==> inputs of v16 <==
// TL_UART
module TL_UART #(
    parameter [15:0] C_DEFAULT_BAUD_RATE = 16'd868,
    parameter C_DEFAULT_TX_ON = 1,
    parameter C_DEFAULT_RX_ON = 1,
    parameter C_TILELINK_ID_WIDTH = 1
) (
    input  wire                           uart_clock_i,
    input  wire                           uart_reset_i,
    input  wire [                    2:0] uart_a_opcode,
    input  wire [                    2:0] uart_a_param,
    input  wire [                    2:0] uart_a_size,
    input  wire [C_TILELINK_ID_WIDTH-1:0] uart_a_source,
    input  wire [                   11:0] uart_a_address,
    input  wire [                    3:0] uart_a_mask,
    input  wire [                   31:0] uart_a_data,
    input  wire                           uart_a_corrupt,
    input  wire                           uart_a_valid,
    output wire                           uart_a_ready,
    output wire [                    2:0] uart_d_opcode,
    output wire [                    1:0] uart_d_param,
    output wire [                    2:0] uart_d_size,
    output wire [C_TILELINK_ID_WIDTH-1:0] uart_d_source,
    output wire                           uart_d_denied,
    output wire [                   31:0] uart_d_data,
    output wire                           uart_d_corrupt,
    output wire                           uart_d_valid,
    input  wire                           uart_d_ready,
    input  wire                           UART_RX,
    output wire                           UART_TX,
    output wire                           UART_RX_IRQ,
    output wire                           UART_TX_IRQ
);
  localparam AW = 12;
  localparam IW = C_TILELINK_ID_WIDTH;
  wire          a_ready;
  wire          a_valid;
  wire [   2:0] a_opcode;
  /*verilator lint_off UNUSED*/
  wire [   2:0] a_param;
  /*verilator lint_on UNUSED*/
  wire [   2:0] a_size;
  wire [IW-1:0] a_source;
  wire [  11:0] a_address;
  wire [   3:0] a_mask;
  wire [  31:0] a_data;
  wire          a_corrupt;
  wire          d_ready;
  reg  [   2:0] d_opcode_q;
  reg  [   1:0] d_param_q;
  reg  [   2:0] d_size_q;
  reg  [IW-1:0] d_source_q;
  reg           d_denied_q;
  ...
make LEC_CHECK=0 CAP_MARGIN=25 CORE_ASPECT_RATIO=0.97 CORE_MARGIN=2 CORE_UTILIZATION=72 CTS_CLUSTER_SIZE=14 MAX_ROUTING_LAYER=met5 PLACE_DENSITY=0.78 SETUP_SLACK_MARGIN=-0.24 SLEW_MARGIN=20 finish   # period 4.06 ns
run.sh (not shown) runs the stock make flow with config.mk's settings and CLKGATE_MAP_FILE=.
==> v22: changes against v16 <==
CAP_MARGIN = 20   (was 25)
CORE_ASPECT_RATIO = unset   (was 0.97)
CORE_UTILIZATION = 40   (was 72)
CTS_CLUSTER_SIZE = unset   (was 14)
MAX_ROUTING_LAYER = unset   (was met5)
PLACE_DENSITY = 0.6   (was 0.78)
SETUP_SLACK_MARGIN = unset   (was -0.24)
==> flow/constraint.sdc (replaced) <==
create_clock -name core_clock -period 8.0 [get_ports {uart_clock_i}]
set_input_delay 1.6000 -clock core_clock [delete_from_list [all_inputs] [get_ports {uart_clock_i}]]
set_output_delay 1.6000 -clock core_clock [all_outputs]
set_load 0.01 [all_outputs]
==> v18: changes against v16 <==
ABC_AREA = 1   (was unset)
CAP_MARGIN = 20   (was 25)
CORE_ASPECT_RATIO = unset   (was 0.97)
CORE_UTILIZATION = 68   (was 72)
CTS_CLUSTER_SIZE = unset   (was 14)
MAX_ROUTING_LAYER = unset   (was met5)
PLACE_DENSITY = 0.6   (was 0.78)
SETUP_SLACK_MARGIN = unset   (was -0.24)
==> flow/constraint.sdc (replaced) <==
create_clock -name core_clock -period 7.91 [get_ports {uart_clock_i}]
set_input_delay 1.5820 -clock core_clock [delete_from_list [all_inputs] [get_ports {uart_clock_i}]]
set_output_delay 1.5820 -clock core_clock [all_outputs]
set_load 0.01 [all_outputs]
==> notes <==
Between v18 and v22, the lower synthesized cell count is in v22 (gap about 60%, measured against v22).
Count of clock-buffer cells in the layout: v16 < v22 < v18.
The highest sequential share of layout area belongs to v16, the lowest to v18.
Power, lowest first: v18, v22, v16.
Synthesized area is the same in v16 and v22.
Of v18 and v16, v16 has the higher core utilization (gap 7.1 points).
Against v16, the global-route usage of v22 is lower by 15 points.
Of v18 and v16, v16 has the higher sequential power (gap 49%, measured against v16).
Die size: v22 > v18 > v16.

==> branch delta: inputs <==
TL_UART again, from the RTL that the note above started with.
clock: 2.63 ns
lec_check: 0
cap_margin: 15
core_aspect_ratio: 0.97
core_margin: 2
core_utilization: 72
cts_cluster_size: 39
hold_slack_margin: -0.1
max_routing_layer: met4
place_density: 0.65
setup_slack_margin: -0.26
slew_margin: 20
==> branch pepper (differences from branch delta) <==
Settings changed: CAP_MARGIN 15 to 20, CORE_ASPECT_RATIO 0.97 to default, CORE_UTILIZATION 72 to 70, CTS_CLUSTER_DIAMETER from default to 388, CTS_CLUSTER_SIZE 39 to default, HOLD_SLACK_MARGIN -0.1 to default, MAX_ROUTING_LAYER met4 to default, PLACE_DENSITY 0.65 to 0.95, SETUP_SLACK_MARGIN -0.26 to 0.67.
==> branch lagoon (differences from branch delta) <==
Settings changed: CAP_MARGIN 15 to 20, CORE_ASPECT_RATIO 0.97 to default, CORE_UTILIZATION 72 to 58, CTS_CLUSTER_SIZE 39 to default, HOLD_SLACK_MARGIN -0.1 to default, MAX_ROUTING_LAYER met4 to default, PLACE_DENSITY 0.65 to 0.6, SETUP_SLACK_MARGIN -0.26 to default.
==> flow/constraint.sdc (replaced) <==
create_clock -name core_clock -period 6.56 [get_ports {uart_clock_i}]
set_input_delay 1.3120 -clock core_clock [delete_from_list [all_inputs] [get_ports {uart_clock_i}]]
set_output_delay 1.3120 -clock core_clock [all_outputs]
set_load 0.01 [all_outputs]
==> qor summary <==
| metric | branch pepper | branch delta | branch lagoon |
|---|---|---|---|
| Outcome | aborted with a tool error | finished with violations | timing/DRC/antenna clean |
| Last stage reached | global routing (5_1_grt) | - | - |
| Reasons for failing layout checks | - | setup timing | - |
| Setup Buffers After CTS | 41 | 0 | 0 |
| R2R Path End | - | RX_WATERMARK_IRQ_q | tx_fifo_inst.fifo[19][1] |
| Topmost layer with routed signal wires | - | met4 | met4 |
| Final standard cell utilization of the core | - | 85.46% | 65.08% |
| Residual DRC | - | 0 | 0 |
| Non-clock inverter total of the final layout | - | 36 | 36 |
| Total CTS buffers | 69 | 70 | 72 |
| Reg-to-reg critical path startpoint | - | rx_fifo_inst.write_ptr[0] | skdbf_inst.held_vld |
| Max Cap Violations | - | 0 | 0 |
| X dimension of the die | 207.9 µm | 208.1 µm | 228.0 µm |
| Register-to-register path setup slack | - | -0.09 ns | 2.81 ns |
| Routed metal-1 wire length | - | 27900 µm | 26720 µm |
| Count of multi-input combinational gates | - | 1004 | 1004 |
| Worst Setup End Kind | - | flip-flop | flip-flop |
| Clk_skew | - | 0.03287 ns | 0.02285 ns |
| Logic share of the area | - | 25.70% | 26.99% |
| Setup Viol. Count Final | - | 81 | 0 |
| Layout Nets | - | 2189 | 1995 |
| Post-place instance area | 0.03159 mm² | 0.03172 mm² | 0.03020 mm² |
| Placed Cells | 2480 | 2531 | 2492 |
| Psw | - | 5.014 mW | 1.897 mW |
| Minimum setup slack in the final design | - | -0.09246 ns | 2.495 ns |
| Slowest cell on the critical path | - | sky130_fd_sc_hd__edfxtp_1 | sky130_fd_sc_hd__nor2_1 |
Power is estimated from default activity; no workload was simulated.
